## harbor
Design chip_top, start of the top module:
module chip_top
  ( input          clk_i
  , input          reset_i
  , input          v_i
  , input  [31:0]  a_i
  , input  [31:0]  b_i
  , output         v_o
  , output [63:0]  c_o
  );
Size: about 3800 cells after synthesis, about 130 I/O pins, about 36000 sq um of cells after synthesis.
clock: 6.19 ns
lec_check: 0
cap_margin: 0
core_margin: 2
core_utilization: 69
cts_cluster_size: 46
hold_slack_margin: 0.3
setup_slack_margin: -0.2
slew_margin: 20
tns_end_percent: 40
run.sh (not shown) runs the stock make flow with config.mk's settings and CLKGATE_MAP_FILE=.
Status harbor: flow complete, layout not clean - negative setup slack
[inputs] nickel vs harbor
==> flow/config.mk <==
export PLATFORM = sky130hd
export DESIGN_NAME = chip_top
export DESIGN_NICKNAME = chip_top
export VERILOG_FILES = /design/flow/design.v
export SDC_FILE = /design/flow/constraint.sdc
export NUM_CORES = 4
export LEC_CHECK = 0
export CAP_MARGIN = 20
export CORE_MARGIN = 2
export CORE_UTILIZATION = 58
export HOLD_SLACK_MARGIN = 0.3
export SETUP_SLACK_MARGIN = 1.22
export SLEW_MARGIN = 20
export TNS_END_PERCENT = 40
==> flow/constraint.sdc <==
create_clock -name core_clock -period 4.25 [get_ports {clk_i}]
set_input_delay 0.8500 -clock core_clock [delete_from_list [all_inputs] [get_ports {clk_i}]]
set_output_delay 0.8500 -clock core_clock [all_outputs]
set_load 0.01 [all_outputs]
==> results <==
Final checks on nickel, whose flow otherwise completed, came back failing, citing negative setup slack. Compared to harbor, nickel has final worst-path setup slack 1.78 ns lower. Changes observed in nickel relative to harbor: wire length of the first global-routing pass stayed essentially flat; met1 layer usage reported by global route decreased by 6.6 points relative to the old numbers; clock skew +0.0065 ns; sequential cell area shows no meaningful change. nickel vs harbor: detailed-route via count down. Number of antenna violations at the first check in global routing for nickel is lower than for harbor.
The following lists how xenon was set up differently from nickel:
-- flow/config.mk --
<<< nickel, line 8
export CAP_MARGIN = 20
export CORE_MARGIN = 2
export CORE_UTILIZATION = 58
export HOLD_SLACK_MARGIN = 0.3
export SETUP_SLACK_MARGIN = 1.22
export SLEW_MARGIN = 20
export TNS_END_PERCENT = 40
>>> xenon, line 8
export CAP_MARGIN = 20
export CORE_MARGIN = 2
export CORE_UTILIZATION = 72
export PLACE_DENSITY = 0.67
export SLEW_MARGIN = 20
==> flow/constraint.sdc <==
create_clock -name core_clock -period 7.06 [get_ports {clk_i}]
set_input_delay 1.4120 -clock core_clock [delete_from_list [all_inputs] [get_ports {clk_i}]]
set_output_delay 1.4120 -clock core_clock [all_outputs]
set_load 0.01 [all_outputs]
## What came out
xenon -> stages 100% | layout checks FAIL | negative setup slack. Going from nickel to xenon, summed area of non-filler cells in the final layout now sits lower, number of filler instances in the final layout moved down, largest net degree at the start of global routing increased by 8 relative to the old numbers, final non-filler cell total now sits lower.
The inputs of onyx differ from those of xenon as listed below.
==> flow/config.mk <==
export PLATFORM = sky130hd
export DESIGN_NAME = chip_top
export DESIGN_NICKNAME = chip_top
export VERILOG_FILES = /design/flow/design.v
export SDC_FILE = /design/flow/constraint.sdc
export NUM_CORES = 4
export LEC_CHECK = 0
export CAP_MARGIN = 40
export CORE_MARGIN = 2
export CORE_UTILIZATION = 72
export SLEW_MARGIN = 20
==> flow/constraint.sdc <==
create_clock -name core_clock -period 7.27 [get_ports {clk_i}]
set_input_delay 1.4540 -clock core_clock [delete_from_list [all_inputs] [get_ports {clk_i}]]
set_output_delay 1.4540 -clock core_clock [all_outputs]
set_load 0.01 [all_outputs]
FAIL for each of onyx and xenon
Comparing onyx and xenon, the lower design area is on onyx.
Relative to xenon, fraction of the core area covered by cells at the end of the flow has decreased by 1.9 points in onyx.
Sort onyx and xenon by synthesis-to-layout area growth desc -> top: xenon
The clock skew of onyx was superior to that of xenon.
Required time at the endpoint of the critical path: onyx > xenon
onyx — share of cell area taken by flip-flops and latches 0.18 points higher, xenon as reference
Compared with xenon, in onyx total met2 wirelength after detailed routing went down; portion of the clock cycle consumed by the worst path in the final layout went down; maximum number of pins on one net before global-route repair did not really move.
The fraction of area in clock buffers and inverters was comparable across onyx and xenon.
onyx vs xenon, last element of the critical path: c_r[57]$_DFF_P_ vs c_r[60]$_DFF_P_

The RTL this note starts from:
==> flow/design.v <==
module multiplier #(parameter width_p="inv")
  ( input      [width_p-1:0] a_i
  , input      [width_p-1:0] b_i
  , output [(2*width_p)-1:0] c_o
  );
  assign c_o = a_i * b_i;
endmodule
module chip_top
  ( input          clk_i
  , input          reset_i
  , input          v_i
  , input  [31:0]  a_i
  , input  [31:0]  b_i
  , output         v_o
  , output [63:0]  c_o
  );
  reg        v_r, v_o_r;
  reg [31:0] a_r, b_r;
  reg [63:0] c_r;
  wire [63:0] c_n;
  multiplier #(.width_p(32)) MULT
    (.a_i(a_r)
    ,.b_i(b_r)
    ,.c_o(c_n)
    );
  always @(posedge clk_i) begin
    if (reset_i) begin
      v_r   <= 1'b0;
      v_o_r <= 1'b0;
    end else begin
      v_r   <= v_i;
      v_o_r <= v_r;
    end
    a_r <= a_i;
    b_r <= b_i;
    c_r <= c_n;
  end
  assign v_o = v_o_r;
  assign c_o = c_r;
endmodule
Settings: LEC_CHECK=0, CAP_MARGIN=15, CELL_PAD_IN_SITES_GLOBAL_PLACEMENT=2, CORE_MARGIN=7, CORE_UTILIZATION=20, CTS_CLUSTER_SIZE=65, MIN_ROUTING_LAYER=met1, PLACE_DENSITY_LB_ADDON=0.16, SETUP_SLACK_MARGIN=2.89, SLEW_MARGIN=30; clock period 10.3 ns.
Next try:
CAP_MARGIN = 20   (was 15)
CELL_PAD_IN_SITES_GLOBAL_PLACEMENT = default   (was 2)
CORE_MARGIN = 2   (was 7)
CORE_UTILIZATION = 70   (was 20)
CTS_CLUSTER_SIZE = default   (was 65)
MIN_ROUTING_LAYER = default   (was met1)
PLACE_DENSITY_LB_ADDON = default   (was 0.16)
SETUP_SLACK_MARGIN = -0.03   (was 2.89)
SLEW_MARGIN = 20   (was 30)
clock period = 7.17 ns   (was 10.3 ns; I/O delays follow)
Effect: The changed run ran to the end with violations: setup timing. Clock skew rose by 0.0041 ns. Cell count fell by 24%. Synthesized cell count stays the same. Global-route usage rose by 26 points. Design area fell by 3.5%. Setup slack is worse by 2.9 ns. Utilization rose by 59 points.

RTL: the design.v shown in full above, as it stands there.
Settings: LEC_CHECK=0, CAP_MARGIN=20, CORE_MARGIN=2, CORE_UTILIZATION=67, CTS_CLUSTER_SIZE=89, SETUP_SLACK_MARGIN=1.22, SLEW_MARGIN=20; clock period 6.99 ns.
The starting point produced a layout that fails on setup timing.
Rerun with:
- CORE_UTILIZATION: 67 -> 40
- CTS_CLUSTER_SIZE: 89 -> not set
- SETUP_SLACK_MARGIN: 1.22 -> not set
- clock period: 6.99 -> 7.5 ns (I/O delays scaled with it)
Outcome:
- The changed run went through all stages and came out clean
- design area shrinks by 3.0%
- worst setup slack improves by 530 ps
- worst hold slack improves by 25 ps
- wire length shrinks by 9.1%
- sequential share of layout area hardly moves
- non-clock buffer count shrinks by 103
- core utilization shrinks by 35 points
- via count shrinks by 8.2%
Rerun with:
- ABC_AREA: not set -> 1
- CAP_MARGIN: 20 -> 0
- CORE_ASPECT_RATIO: not set -> 0.5
- CORE_UTILIZATION: 40 -> 47
- CTS_CLUSTER_DIAMETER: not set -> 235
- CTS_CLUSTER_SIZE: not set -> 96
- SLEW_MARGIN: 20 -> 10
- TNS_END_PERCENT: not set -> 25
Count of clock-buffer cells in the layout rose by 1; design area goes up by 0.41%; flip-flop count stays the same; wire length goes up by 18%; core utilization goes up by 4.3 points.
Rerun with:
- CAP_MARGIN: 0 -> 20
- CORE_ASPECT_RATIO: 0.5 -> not set
- CORE_UTILIZATION: 47 -> 30
- CTS_CLUSTER_DIAMETER: 235 -> 337
- SLEW_MARGIN: 10 -> 0
The new run produced a clean layout.
Fmax went down by 0.37%.
Critical path depth went up by 2.
Worst hold slack improves by 6.8 ps.
Routed wire length went down by 3.1%.
Via count went down by 2.2%.
Final area went up by 1.9%.
Setup slack degrades by 27 ps.
Register-to-register slack degrades by 30 ps.
Clock-buffer cell count went down by 1.
Rerun with:
- ABC_AREA: 1 -> not set
- CAP_MARGIN: 20 -> 0
- CORE_ASPECT_RATIO: not set -> 0.5
- CORE_UTILIZATION: 30 -> 70
- CTS_CLUSTER_DIAMETER: 337 -> 234
- CTS_CLUSTER_SIZE: 96 -> 100
- SLEW_MARGIN: 0 -> 20
- TNS_END_PERCENT: 25 -> 10
The new run went through all stages and came out clean.
Worst hold slack improves by 42 ps.
Synthesized area went down by about 7%.
Critical path depth stays the same.
Maximum frequency went down by about 2.3%.
Via count went down by 10%.

## job 6735
RTL: the design.v shown in full above, as it stands there.
clock: 5.62 ns
lec_check: 0
cap_margin: 20
core_aspect_ratio: 0.5
core_margin: 2
core_utilization: 72
cts_cluster_diameter: 205
cts_cluster_size: 95
place_density: 0.4
setup_slack_margin: 1.21
slew_margin: 20
tns_end_percent: 5
In job 6735 the implementation ran to completion but is not tape-out ready, as the final checks report setup timing.
Edits applied to the flow inputs when going from job 6735 to job 7133:
- clearing CTS_CLUSTER_DIAMETER, which used to be 205
- swapping 72 for 48 in CORE_UTILIZATION
- swapping 1.21 for -0.7 in SETUP_SLACK_MARGIN
- swapping 95 for 15 in CTS_CLUSTER_SIZE
- clearing PLACE_DENSITY, which used to be 0.4
- clearing TNS_END_PERCENT, which used to be 5
- clearing CORE_ASPECT_RATIO, which used to be 0.5
- swapping 5.62 for 7.5 in the clock period (ns, I/O delays scaled along)
--- outcome ---
- [flow] job 7133 | stages: complete | final checks: fail | reason: setup timing
- Diff job 6735..job 7133 | last weighted congestion value of the routability-driven placer | negligible
- Job 7133 reports its critical path startpoint as a_r[11]$_DFF_P_ while job 6735 reports b_r[19]$_DFF_P_.
- Summary — total negative slack for setup checks, job 7133 relative to job 6735: higher, by 57.01 ns.
- [compare] base=job 6735 new=job 7133: total wirelength of the detailed-routed design fell 410 um; antenna diode count fell 1.
- For job 7133, the worst setup path endpoint was c_r[62]$_DFF_P_, unlike job 6735, where it was c_r[60]$_DFF_P_.
Input changes introduced in job 2448 (baseline for comparison: job 7133):
- CTS_CLUSTER_DIAMETER: unset -> 235
- SLEW_MARGIN: 20 -> 0
- SETUP_SLACK_MARGIN: -0.7 -> unset
- CTS_CLUSTER_SIZE: 15 -> 96
- ABC_AREA: unset -> 1
- CORE_UTILIZATION: 48 -> 47
- TNS_END_PERCENT: unset -> 25
==> comparison <==
Comparing job 2448 and job 7133, the one run not ending clean was job 7133.
Job 7133 -> stages 100% | layout checks FAIL | setup timing
Lower setup slack was reported by job 7133, not job 2448.
Compared with job 7133, maximum frequency in job 2448 increased by more than 10%.
Taking job 7133 as the reference, in job 2448 wire length of the first global-routing pass has increased, routability congestion estimate moved up.
Setup changes, job 2448 to job 9150
- swapping 47 for 32 in CORE_UTILIZATION
- swapping 235 for 301 in CTS_CLUSTER_DIAMETER
- putting CORE_ASPECT_RATIO at 1.31 where nothing was set
Findings:
- For sequential share of layout area, job 2448 and job 9150 come out practically identical.
- Between job 9150 and job 2448, final setup slack of the worst path is lower for job 9150, job 2448 comes in above that.
- The standard cells in job 9150 occupy more silicon area than those in job 2448 do.
- Job 9150 ends up with higher via count than job 2448 does.
- Looking at endpoint of the most critical setup path, the c_r[62]$_DFF_P_ result is from job 9150; the c_r[40]$_DFF_P_ one comes from job 2448.
- Result: PASS for each of job 9150 and job 2448
- Changes observed in job 9150 relative to job 2448: synthesized net count held steady, final core utilization shrank by 16 points, global-route usage shrank by 8.4 points, post-route clock period utilization grew by 1.1 points, floorplan-stage core utilization shrank by 15 points.
- Job 9150 vs job 2448: signed area change from the synthesized netlist to the final layout up in job 9150
